Design calc_logic, start of the top module:
module calc_logic(
   input clk,
   input rst,
   input [4:0] keycode,
   input newkey,
   output [15:0] Xdisplay,
   output LED_NEG_digit,
   output LED_OVW
   );
Size in the first run: roughly 38 flip-flops, roughly 26 I/O pins, ~14000 µm² of cells after synthesis.
clock: 5.98 ns
lec_check: 0
abc_area: 1
cap_margin: 20
cell_pad_in_sites_detail_placement: 0
core_aspect_ratio: 0.68
core_margin: 2
core_utilization: 56
cts_cluster_diameter: 198
cts_cluster_size: 99
min_routing_layer: met1
place_density: 0.66
setup_slack_margin: 1.74
slew_margin: 20
tns_end_percent: 10
run.sh (not shown) runs the stock make flow with config.mk's settings and CLKGATE_MAP_FILE=.
The baseline ran to the end with no violations.
Then changed:
CAP_MARGIN = 0   (was 20)
CELL_PAD_IN_SITES_DETAIL_PLACEMENT = 1   (was 0)
CELL_PAD_IN_SITES_GLOBAL_PLACEMENT = 3   (was unset)
CORE_ASPECT_RATIO = 1.61   (was 0.68)
CORE_UTILIZATION = 53   (was 56)
CTS_CLUSTER_DIAMETER = unset   (was 198)
SETUP_SLACK_MARGIN = unset   (was 1.74)
SLEW_MARGIN = 30   (was 20)
TNS_END_PERCENT = 70   (was 10)
What happened: This time the run stopped in 3_1_place_gp_skip_io. Die size came out higher by 5.6%. Synthesized area stays the same. Synthesized cell count does not change.
Then changed:
ABC_AREA = 0   (was 1)
CAP_MARGIN = 20   (was 0)
CELL_PAD_IN_SITES_DETAIL_PLACEMENT = 0   (was 1)
CELL_PAD_IN_SITES_GLOBAL_PLACEMENT = unset   (was 3)
CORE_ASPECT_RATIO = 0.68   (was 1.61)
CORE_UTILIZATION = 56   (was 53)
CTS_CLUSTER_DIAMETER = 198   (was unset)
SETUP_SLACK_MARGIN = 0.43   (was unset)
SLEW_MARGIN = 20   (was 30)
TNS_END_PERCENT = 10   (was 70)
- This time the run ran to the end with no violations
- die size decreases by roughly a tenth
- synthesized area decreases by a little under a tenth
- synthesized cell count decreases by a quarter to a third
Then changed:
ABC_AREA = unset   (was 0)
CELL_PAD_IN_SITES_DETAIL_PLACEMENT = unset   (was 0)
CORE_ASPECT_RATIO = unset   (was 0.68)
CORE_UTILIZATION = 58   (was 56)
CTS_CLUSTER_DIAMETER = unset   (was 198)
CTS_CLUSTER_SIZE = unset   (was 99)
MIN_ROUTING_LAYER = unset   (was met1)
PLACE_DENSITY = unset   (was 0.66)
SETUP_SLACK_MARGIN = unset   (was 0.43)
TNS_END_PERCENT = unset   (was 10)
clock period = 6.6 ns   (was 5.98 ns; I/O delays follow)
Effect: Critical path depth fell by 1; die area fell by 3.5%; global-route usage rose by 1.1 points; first-iteration DRC count fell by 11%; sequential power fell by 6.8%; combinational power fell by about 20%.

* * *

The RTL this note starts from:
==> flow/design.v <==
 `timescale 1ns / 1ps
module calc_logic(
   input clk,
   input rst,
   input [4:0] keycode,
   input newkey,
   output [15:0] Xdisplay,
   output LED_NEG_digit,
   output LED_OVW
   );
   localparam[4:0] KEY_CE = 5'b01100,
                   KEY_CA = 5'b00100,
                   KEY_MULTI = 5'b01001,
                   KEY_SUB = 5'b01010,
                   KEY_ADD = 5'b01011,
                   KEY_SQR = 5'b00001,
                   KEY_CH_SIGN = 5'b00010,
                   KEY_EQUALS = 5'b00011;
   reg signed [17:0] X, nextX, Y, nextY, ANS;
   reg [1:0] OP, nextOP;
   wire ADD = (OP == KEY_ADD [1:0]);
   wire SUB = (OP == KEY_SUB [1:0]);
   wire MULTI = (OP == KEY_MULTI [1:0]);        
   wire OP_T2 = (newkey && (keycode[4:2] == 3'b010) );
   wire CA = (newkey && (keycode == KEY_CA) );             
   wire CE = (newkey && (keycode == KEY_CE) );
   wire digit = (newkey && (keycode[4] == 1'b1) );
   wire EQUALS = (newkey && (keycode == KEY_EQUALS) );
   wire SQR = (newkey && (keycode == KEY_SQR) );
   wire CH_SIGN = (newkey && (keycode == KEY_CH_SIGN) );
   wire [6:0] CONTROL = {CE, CA, OP_T2, digit, EQUALS, SQR, CH_SIGN};  
   wire signed [17:0] ANS_ADD, ANS_MULTI, ANS_SUB, ANS_SQR, ANS_CH_SIGN;
   assign ANS_ADD = X+Y;
   assign ANS_SUB = Y-X;
   assign ANS_MULTI = X*Y;
   assign ANS_SQR = X*X;
   assign ANS_CH_SIGN = X*-1;  
   assign LED_OVW = X[16]; 
   assign Xdisplay = X[15:0];
   assign LED_NEG_digit = X[17];  
   always @ (ADD, MULTI, SUB, ANS_ADD, ANS_MULTI, ANS_SUB, X)
       case({ADD, SUB, MULTI})
           3'b100: ANS = ANS_ADD;
           3'b010: ANS = ANS_SUB;
           3'b001: ANS = ANS_MULTI;
           default: ANS = X;
       endcase   
   always @ (CONTROL, X, keycode, ANS, ANS_SQR, ANS_CH_SIGN)
       casez(CONTROL)
           7'b1000000: nextX = 18'b0;
           7'b?1?????: nextX = 18'b0;
           7'b0010000: nextX = 18'b0;
           7'b0001000: nextX = {X[12:0], keycode[3:0]};  
           7'b0000100: nextX = ANS;
           7'b0000010: nextX = ANS_SQR;
           7'b0000001: nextX = ANS_CH_SIGN;
           default: nextX = X;
       endcase
   always @ (posedge clk or posedge rst)
   begin
       if(rst) X <= 18'b0;
       else X <= nextX;
   end
   always @ (OP_T2, CA, Y, X)
       case({OP_T2, CA})
           2'b00: nextY = Y;
           2'b10: nextY = X;
           default: nextY = 18'b0;
       endcase
   always @ (posedge clk or posedge rst)
     begin
         if(rst) Y <= 18'b0;
         else Y <= nextY;
     end
   always @ (OP_T2, CA, keycode, OP)
       case({OP_T2, CA})
           2'b00: nextOP = OP;
           2'b10: nextOP = keycode[1:0];
           default: nextOP = 2'b0;
       endcase
   always @ (posedge clk or posedge rst)
     begin
         if(rst) OP <= 2'b0;
         else OP <= nextOP;
     end
   endmodule
clock: 5.1 ns
lec_check: 0
abc_area: 0
cap_margin: 20
cell_pad_in_sites_detail_placement: 0
core_aspect_ratio: 1.21
core_margin: 2
core_utilization: 72
cts_cluster_diameter: 378
cts_cluster_size: 33
min_routing_layer: met1
place_density_lb_addon: 0.01
setup_slack_margin: -0.41
slew_margin: 20
tns_end_percent: 70
The baseline finished but failed the layout checks on negative setup slack.
Rerun with:
==> flow/config.mk (replaced) <==
export PLATFORM = sky130hd
export DESIGN_NAME = calc_logic
export DESIGN_NICKNAME = calc_logic
export VERILOG_FILES = /design/flow/design.v
export SDC_FILE = /design/flow/constraint.sdc
export NUM_CORES = 4
export LEC_CHECK = 0
export CAP_MARGIN = 20
export CORE_MARGIN = 2
export CORE_UTILIZATION = 72
export PLACE_DENSITY_LB_ADDON = 0.0
export SLEW_MARGIN = 20
==> flow/constraint.sdc (replaced) <==
create_clock -name core_clock -period 5.53 [get_ports {clk}]
set_input_delay 1.1060 -clock core_clock [delete_from_list [all_inputs] [get_ports {clk}]]
set_output_delay 1.1060 -clock core_clock [all_outputs]
set_load 0.01 [all_outputs]
After rerunning:
- The new run completed, yet does not pass: negative setup slack
- fmax goes down by 4.2%
- combinational power goes down by about 8%
- utilization shrinks by 1.3 points
- design area goes down by 1.9%
Rerun with:
--- a/flow/config.mk
+++ b/flow/config.mk
@@ -9,4 +9,3 @@
 export CORE_MARGIN = 2
-export CORE_UTILIZATION = 72
-export PLACE_DENSITY_LB_ADDON = 0.0
+export CORE_UTILIZATION = 40
 export SLEW_MARGIN = 20
==> flow/constraint.sdc (replaced) <==
create_clock -name core_clock -period 6.6 [get_ports {clk}]
set_input_delay 1.3200 -clock core_clock [delete_from_list [all_inputs] [get_ports {clk}]]
set_output_delay 1.3200 -clock core_clock [all_outputs]
set_load 0.01 [all_outputs]
With this change the flow produced a clean layout.
Cell count goes up by about 0.54%.
Die area goes up by 77%.
Total power goes down by 24%.
Non-clock buffer count goes down by 167.
Wire length goes down by 14%.
Via count goes down by about 13%.
Register-to-register slack gets better by 970 ps.
Sequential share of layout area goes up by 0.51 points.
Cell area goes down by about 9%.
Flip-flop count stays the same.

* * *

Starts from the design.v that is shown in full above.
Settings: LEC_CHECK=0, ABC_AREA=1, CAP_MARGIN=20, CORE_ASPECT_RATIO=1.47, CORE_MARGIN=2, CORE_UTILIZATION=72, CTS_CLUSTER_DIAMETER=364, CTS_CLUSTER_SIZE=95, PLACE_DENSITY=0.41, SETUP_SLACK_MARGIN=1.19, SLEW_MARGIN=20; clock period 5.79 ns.
The starting point finished but fails on setup timing.
Rerun with:
- ABC_AREA: 1 -> default
- CORE_ASPECT_RATIO: 1.47 -> 0.55
- CTS_CLUSTER_DIAMETER: 364 -> default
- CTS_CLUSTER_SIZE: 95 -> default
- PLACE_DENSITY: 0.41 -> default
- SETUP_SLACK_MARGIN: 1.19 -> default
- clock period: 5.79 -> 8.0 ns (I/O delays scaled with it)
After rerunning: Now the flow produced a clean layout; final area decreases by 17%; final cell count decreases by 29%; sequential share of layout area increases by 0.89 points; wire length decreases by 40%; global-route usage decreases by 8.5 points; total power decreases by 45%; setup slack gets better by 2.1 ns; via count decreases by 34%; synthesized cell count decreases by 27%; core utilization decreases by 6.4 points; clock power decreases by 18%.
Rerun with:
- ABC_AREA: default -> 1
- CORE_ASPECT_RATIO: 0.55 -> default
- CORE_MARGIN: 2 -> 5
- CORE_UTILIZATION: 72 -> 40
- CTS_CLUSTER_DIAMETER: default -> 359
- CTS_CLUSTER_SIZE: default -> 61
- SLEW_MARGIN: 20 -> 35
=> Power increases by about a fifth. Cell count climbs by well over a third. Cell area grows by roughly a tenth. Sequential power climbs by a few percent. Wire length is higher by a quarter to a third. Die size goes up by well over a third. Core utilization fell by 35 points. Synthesized area grows by roughly a tenth. Setup slack improves by 0.11 ns. Fmax increases slightly. Critical path depth rises by 7.

* * *

// calc_logic: RTL as listed in full above, without the edits since
export LEC_CHECK = 0
export CAP_MARGIN = 20
export CORE_MARGIN = 2
export CORE_UTILIZATION = 72
export CTS_CLUSTER_SIZE = 72
export PLACE_DENSITY_LB_ADDON = 0.0
export SETUP_SLACK_MARGIN = 1.63
export SLEW_MARGIN = 20
export TNS_END_PERCENT = 5
create_clock -name core_clock -period 5.59 [get_ports {clk}]
The starting point completed, yet does not pass: setup timing.
Change:
CORE_UTILIZATION = 40   (was 72)
CTS_CLUSTER_SIZE = not set   (was 72)
PLACE_DENSITY_LB_ADDON = not set   (was 0.0)
SETUP_SLACK_MARGIN = not set   (was 1.63)
TNS_END_PERCENT = not set   (was 5)
clock period = 8.0 ns   (was 5.59 ns; I/O delays follow)
This time the run went through all stages and came out clean.
Power fell by 35%.
Synthesized cell count is unchanged.
Setup slack gains 2.1 ns.
Wire length came out lower by 17%.
Clock skew is about the same.
Synthesized area stays the same.
Sequential share of layout area came out higher by 0.48 points.
Combinational power falls by 44%.
Register-to-register slack gains 2.1 ns.
Cell count rose by 1.2%.
Change:
CORE_ASPECT_RATIO = 0.5   (was not set)
CORE_UTILIZATION = 50   (was 40)
CTS_CLUSTER_DIAMETER = 265   (was not set)
CTS_CLUSTER_SIZE = 92   (was not set)
PLACE_DENSITY = 0.35   (was not set)
SETUP_SLACK_MARGIN = -0.77   (was not set)
TNS_END_PERCENT = 20   (was not set)
- cell count went down by 3.3%
- global-route usage went up by 5.7 points
- via count went up by 1.0%
- clock power went down by 23%
- routed wire length went up by 2.7%
- worst hold slack barely changes
- die area went down by 19%
- core utilization went up by 10 points
Change:
ABC_AREA = 1   (was not set)
CELL_PAD_IN_SITES_GLOBAL_PLACEMENT = 1   (was not set)
CORE_ASPECT_RATIO = 0.55   (was 0.5)
CORE_MARGIN = 4   (was 2)
CORE_UTILIZATION = 28   (was 50)
CTS_CLUSTER_DIAMETER = 264   (was 265)
CTS_CLUSTER_SIZE = not set   (was 92)
GPL_ROUTABILITY_DRIVEN = 0   (was not set)
HOLD_SLACK_MARGIN = -0.04   (was not set)
PLACE_DENSITY = not set   (was 0.35)
SETUP_SLACK_MARGIN = 2.19   (was -0.77)
TNS_END_PERCENT = 55   (was 20)
What happened: The new run completed without violations; die size climbs by about 100%; via count climbs by 27%; clock skew barely changes; clock power climbs by about 5%; synthesized area climbs by 9.1%.
Change:
CELL_PAD_IN_SITES_DETAIL_PLACEMENT = 2   (was not set)
CELL_PAD_IN_SITES_GLOBAL_PLACEMENT = 2   (was 1)
CORE_ASPECT_RATIO = 1.25   (was 0.55)
CORE_MARGIN = 5   (was 4)
CORE_UTILIZATION = 40   (was 28)
CTS_CLUSTER_DIAMETER = 359   (was 264)
CTS_CLUSTER_SIZE = 61   (was not set)
HOLD_SLACK_MARGIN = not set   (was -0.04)
PLACE_DENSITY = 0.47   (was not set)
SETUP_SLACK_MARGIN = not set   (was 2.19)
SLEW_MARGIN = 40   (was 20)
TNS_END_PERCENT = not set   (was 55)
Outcome:
- design area went down by a few percent
- clock-buffer cell count climbs by 1
- register-to-register slack gets worse by 0.76 ns
Power is estimated from default activity; no workload was simulated.
